Design riscv_cpu, start of the top module:
module riscv_cpu(
	input  rst,
	input  clk,
	output reg [31:0] PC,
	output Inst_Req_Valid,
	input Inst_Req_Ack,
	input  [31:0] Instruction,
	input Inst_Valid,
	output Inst_Ack,
	output [31:0] Address,
	output MemWrite,
	output [31:0] Write_data,
	output [3:0] Write_strb,
	output MemRead,
	input Mem_Req_Ack,
	input  [31:0] Read_data,
	input Read_data_Valid,
	output Read_data_Ack
);
For scale: roughly 75000 um2 of cells after synthesis.
export LEC_CHECK = 0
export ABC_AREA = 1
export CAP_MARGIN = 30
export CELL_PAD_IN_SITES_DETAIL_PLACEMENT = 1
export CELL_PAD_IN_SITES_GLOBAL_PLACEMENT = 0
export CORE_ASPECT_RATIO = 1.62
export CORE_MARGIN = 2
export CORE_UTILIZATION = 40
export CTS_CLUSTER_DIAMETER = 186
export CTS_CLUSTER_SIZE = 18
export PLACE_DENSITY_LB_ADDON = 0.01
export SLEW_MARGIN = 35
export TNS_END_PERCENT = 70
create_clock -name core_clock -period 4.59 [get_ports {clk}]
run.sh (not shown) runs the stock make flow with config.mk's settings and CLKGATE_MAP_FILE=.
The baseline produced a layout that fails on setup timing.
==> next run, changes <==
Settings changed: ABC_AREA 1 to not set, CAP_MARGIN 30 to 20, CELL_PAD_IN_SITES_DETAIL_PLACEMENT 1 to not set, CELL_PAD_IN_SITES_GLOBAL_PLACEMENT 0 to not set, CORE_ASPECT_RATIO 1.62 to not set, CTS_CLUSTER_DIAMETER 186 to not set, CTS_CLUSTER_SIZE 18 to not set, PLACE_DENSITY_LB_ADDON 0.01 to not set, SLEW_MARGIN 35 to 20, TNS_END_PERCENT 70 to not set.
Clock period 4.59 ns to 8.04 ns, I/O delays scaled along.
With this change the flow completed and failed the layout checks on antenna rules.
Final cell count falls by 34%.
Power went down by about 37%.
Setup slack is better by 1.2 ns.
Die area fell by 3.3%.
==> next run, changes <==
Settings changed: CELL_PAD_IN_SITES_GLOBAL_PLACEMENT set to 3, MAX_ROUTING_LAYER set to met4, MIN_ROUTING_LAYER set to met2.
Clock period 8.04 ns to 8.5 ns, I/O delays scaled along.
This time the run produced a clean layout.
Final cell count rose by 0.58%.
Cell area stays flat.
Worst setup slack degrades by 0.12 ns.

---

Setup of try-onyx:
riscv_cpu again, from the RTL that the note above started with.
// riscv_cpu
module riscv_cpu(
	input  rst,
	input  clk,
	output reg [31:0] PC,
	output Inst_Req_Valid,
	input Inst_Req_Ack,
	input  [31:0] Instruction,
	input Inst_Valid,
	output Inst_Ack,
	output [31:0] Address,
	output MemWrite,
	output [31:0] Write_data,
	output [3:0] Write_strb,
	output MemRead,
	input Mem_Req_Ack,
	input  [31:0] Read_data,
	input Read_data_Valid,
	output Read_data_Ack
);
reg [31:0] IR ;
reg [31:0] MDR;
reg [31:0] PC_reg;
reg [31:0] ALU_reg;
reg [31:0] RF_reg1;
reg [31:0] RF_reg2;
wire RegWrite_Valid;
wire MemRead_Valid ;
wire MemWrite_Valid;
wire [31:0] ALUResult;
wire        zero     ;
wire [31:0] PCset   ;
wire [31:0] PCadd4  ;
wire [31:0] PCoffset;
wire [31:0] signextend_out;
wire [31:0] zeroextend_out;
wire [31:0] shiftleft2_out;
wire [31:0]sext;
wire [31:0]sext_b;
wire [31:0]sext_u;
wire [9:0]ALUOp;
wire [2:0]ALUSrcA;
wire [2:0]ALUSrcB;
wire [3:0]RegSrc;
wire [1:0]Branch;
wire      Reg_Write;   
wire      RegWrite;
wire      BranchPerf;
wire [7:0]MemSrc;
wire      DataRead; 
wire      PCWrite;
wire      IRWrite;
wire      PCSrc;
wire [4 :0] RF_waddr ;
wire [4 :0] RF_raddr1;
wire [4 :0] RF_raddr2;
wire        RF_wen   ;
wire [31:0] RF_wdata ;
wire [31:0] RF_rdata1;
wire [31:0] RF_rdata2;
wire [31:0] ALU_data1;
wire [31:0] ALU_data2;
wire [31:0] MemOutput;
wire [31:0] RegOutput;
wire IR_wen;
  ...
==> flow/config.mk <==
export PLATFORM = sky130hd
export DESIGN_NAME = riscv_cpu
export DESIGN_NICKNAME = riscv_cpu
export VERILOG_FILES = /design/flow/design.v
export SDC_FILE = /design/flow/constraint.sdc
export NUM_CORES = 4
export LEC_CHECK = 0
export CAP_MARGIN = 20
export CORE_MARGIN = 2
export CORE_UTILIZATION = 57
export CTS_CLUSTER_SIZE = 34
export HOLD_SLACK_MARGIN = 0.27
export SETUP_SLACK_MARGIN = 0.96
export SLEW_MARGIN = 20
==> flow/constraint.sdc <==
create_clock -name core_clock -period 4.7 [get_ports {clk}]
set_input_delay 0.9400 -clock core_clock [delete_from_list [all_inputs] [get_ports {clk}]]
set_output_delay 0.9400 -clock core_clock [all_outputs]
set_load 0.01 [all_outputs]
To summarise try-onyx: no stage aborted, but the layout did not pass its checks, failing on negative setup slack.
Relative to try-onyx, the following input files were edited for try-maple:
--- a/flow/config.mk
+++ b/flow/config.mk
@@ -10,4 +10 @@
-export CORE_UTILIZATION = 57
-export CTS_CLUSTER_SIZE = 34
-export HOLD_SLACK_MARGIN = 0.27
-export SETUP_SLACK_MARGIN = 0.96
+export CORE_UTILIZATION = 11
==> flow/constraint.sdc <==
create_clock -name core_clock -period 10.6 [get_ports {clk}]
set_input_delay 2.1200 -clock core_clock [delete_from_list [all_inputs] [get_ports {clk}]]
set_output_delay 2.1200 -clock core_clock [all_outputs]
set_load 0.01 [all_outputs]
Results
Of try-onyx and try-maple, just one finished clean: try-maple.
Although it ran to completion, try-onyx produced a layout that fails the final checks because of negative setup slack.
Worst-path cell with the longest stage delay = sky130_fd_sc_hd__or4bb_1: try-onyx; worst-path cell with the longest stage delay = sky130_fd_sc_hd__o22ai_1: try-maple
Cells: try-maple has more instances than try-onyx
Compared with try-onyx, height of the die in try-maple increased by more than 100%.
try-maple has more setup slack than try-onyx.
Re clock buffer count: try-maple is about 6% up on try-onyx.
From try-onyx to try-maple the numbers moved as follows: count of inserted tapcells moved up, die area moved up, leakage component of the power moved down, final routed wire length divided by cell count moved down, total congestion overflow level.
## Diff of input files: try-pepper against try-maple
--- a/flow/config.mk
+++ b/flow/config.mk
@@ -10 +10 @@
-export CORE_UTILIZATION = 11
+export CORE_UTILIZATION = 31
==> flow/constraint.sdc <==
create_clock -name core_clock -period 8.04 [get_ports {clk}]
set_input_delay 1.6080 -clock core_clock [delete_from_list [all_inputs] [get_ports {clk}]]
set_output_delay 1.6080 -clock core_clock [all_outputs]
set_load 0.01 [all_outputs]
Diff try-maple -> try-pepper | wire length of the first global-routing pass | down by a few percent. The peak supply drop in try-maple is 0.61 times that in try-pepper. Going from try-maple to try-pepper, core utilization before placement grows by 20 points. Total cell area at the placement stage: try-pepper vs try-maple down about 8%. The number of clock buffer instances in the layout of try-pepper exceeds that of try-maple by 0.54%. Setup slack: try-pepper < try-maple. Going from try-maple to try-pepper, relative contribution of combinational cells to total power grows by 0.7 points. In try-pepper the y dimension of the die turned out 40% lower than in try-maple. Run comparison: try-pepper critical path capture point PC[16]; try-maple critical path capture point PC[4]. Placer's final routability congestion estimate was higher in try-pepper than in try-maple. Of try-maple and try-pepper, try-pepper shows the higher fmax, with try-maple below it. The die used by try-pepper is smaller than the one used by try-maple.
Relative to try-pepper, the following input files were edited for try-garnet:
--- a/flow/config.mk
+++ b/flow/config.mk
@@ -10 +10 @@
-export CORE_UTILIZATION = 31
+export CORE_UTILIZATION = 40
==> flow/constraint.sdc <==
create_clock -name core_clock -period 5.92 [get_ports {clk}]
set_input_delay 1.1840 -clock core_clock [delete_from_list [all_inputs] [get_ports {clk}]]
set_output_delay 1.1840 -clock core_clock [all_outputs]
set_load 0.01 [all_outputs]
[summary]
try-pepper: flow completed, timing, DRC and antenna clean. try-garnet finished all stages; layout check result: FAIL, due to negative setup slack. As of try-garnet, number of buffers outside the clock class in the layout had risen by more than 100% compared to try-pepper. try-garnet vs try-pepper: switching component of the power up by more than a quarter. Cmp try-garnet vs try-pepper: share of total power in sequential cells lower in try-garnet. Compared with try-pepper, try-garnet shows vias after detailed routing that has gone up by a few percent. Compared with try-pepper, in try-garnet share of the clock period used by the worst path after layout saw an increase; register-to-register slack now sits lower; finished layout cell area has increased. On worst-case headroom to the max-slew limit, try-garnet does better than try-pepper. Any difference in worst hold slack after final layout between try-pepper and try-garnet is small enough to ignore. Comparing try-garnet and try-pepper, the lower global-route wire length before repair was measured on try-pepper. Achievable frequency on try-garnet is ahead of try-pepper.
The inputs of try-quartz differ from those of try-garnet as listed below.
--- a/flow/config.mk
+++ b/flow/config.mk
@@ -10 +10,2 @@
-export CORE_UTILIZATION = 40
+export CORE_UTILIZATION = 57
+export SETUP_SLACK_MARGIN = 0.96
==> flow/constraint.sdc <==
create_clock -name core_clock -period 5.43 [get_ports {clk}]
set_input_delay 1.0860 -clock core_clock [delete_from_list [all_inputs] [get_ports {clk}]]
set_output_delay 1.0860 -clock core_clock [all_outputs]
set_load 0.01 [all_outputs]
Notes after the runs:
try-quartz vs. try-garnet: multi-input combinational cell count did not really move; number of max-slew violations in the final report essentially unchanged; final weighted congestion in routability-driven placement moved up. Ran to the end and failed final checks on negative setup slack: try-garnet. Although try-quartz finished all stages, its layout failed final checks on negative setup slack. Setup slack: try-quartz < try-garnet. Compared try-quartz vs try-garnet, and design area is up in try-quartz. Internal power component up about 8% in try-quartz wrt try-garnet. Taking try-garnet as the reference, in try-quartz power dissipated in the clock network higher, number of resized instances in the post-cts repair step higher, post-detailed-route via-to-cell ratio higher, post-route fraction of the period consumed by the critical path higher, clock buffer count lower.

---

Starting RTL as in the previous note.
export LEC_CHECK = 0
export CAP_MARGIN = 40
export CELL_PAD_IN_SITES_DETAIL_PLACEMENT = 0
export CORE_MARGIN = 2
export CORE_UTILIZATION = 56
export MIN_ROUTING_LAYER = met1
export SETUP_SLACK_MARGIN = 0.67
export SLEW_MARGIN = 20
export TNS_END_PERCENT = 70
create_clock -name core_clock -period 2.59 [get_ports {clk}]
The baseline stopped in global routing (5_1_grt), error ODB-0269.
Then changed:
CAP_MARGIN = 20   (was 40)
CELL_PAD_IN_SITES_DETAIL_PLACEMENT = default   (was 0)
CORE_UTILIZATION = 59   (was 56)
MIN_ROUTING_LAYER = default   (was met1)
SETUP_SLACK_MARGIN = 1.49   (was 0.67)
TNS_END_PERCENT = default   (was 70)
clock period = 5.72 ns   (was 2.59 ns; I/O delays follow)
The changed run finished but fails on negative setup slack.
Synthesized cell count is unchanged.
Die area decreases by about 5%.
Area after synthesis does not change.
Then changed:
CORE_UTILIZATION = 61   (was 59)
CTS_CLUSTER_SIZE = 36   (was default)
HOLD_SLACK_MARGIN = 0.27   (was default)
SETUP_SLACK_MARGIN = 0.96   (was 1.49)
clock period = 5.43 ns   (was 5.72 ns; I/O delays follow)
- The changed run failed in global routing (5_1_grt)
- synthesized area does not change
- synthesized cell count is unchanged
- die size shrinks by a few percent
Power figures rest on the tool's default switching activity, not on a simulated workload.
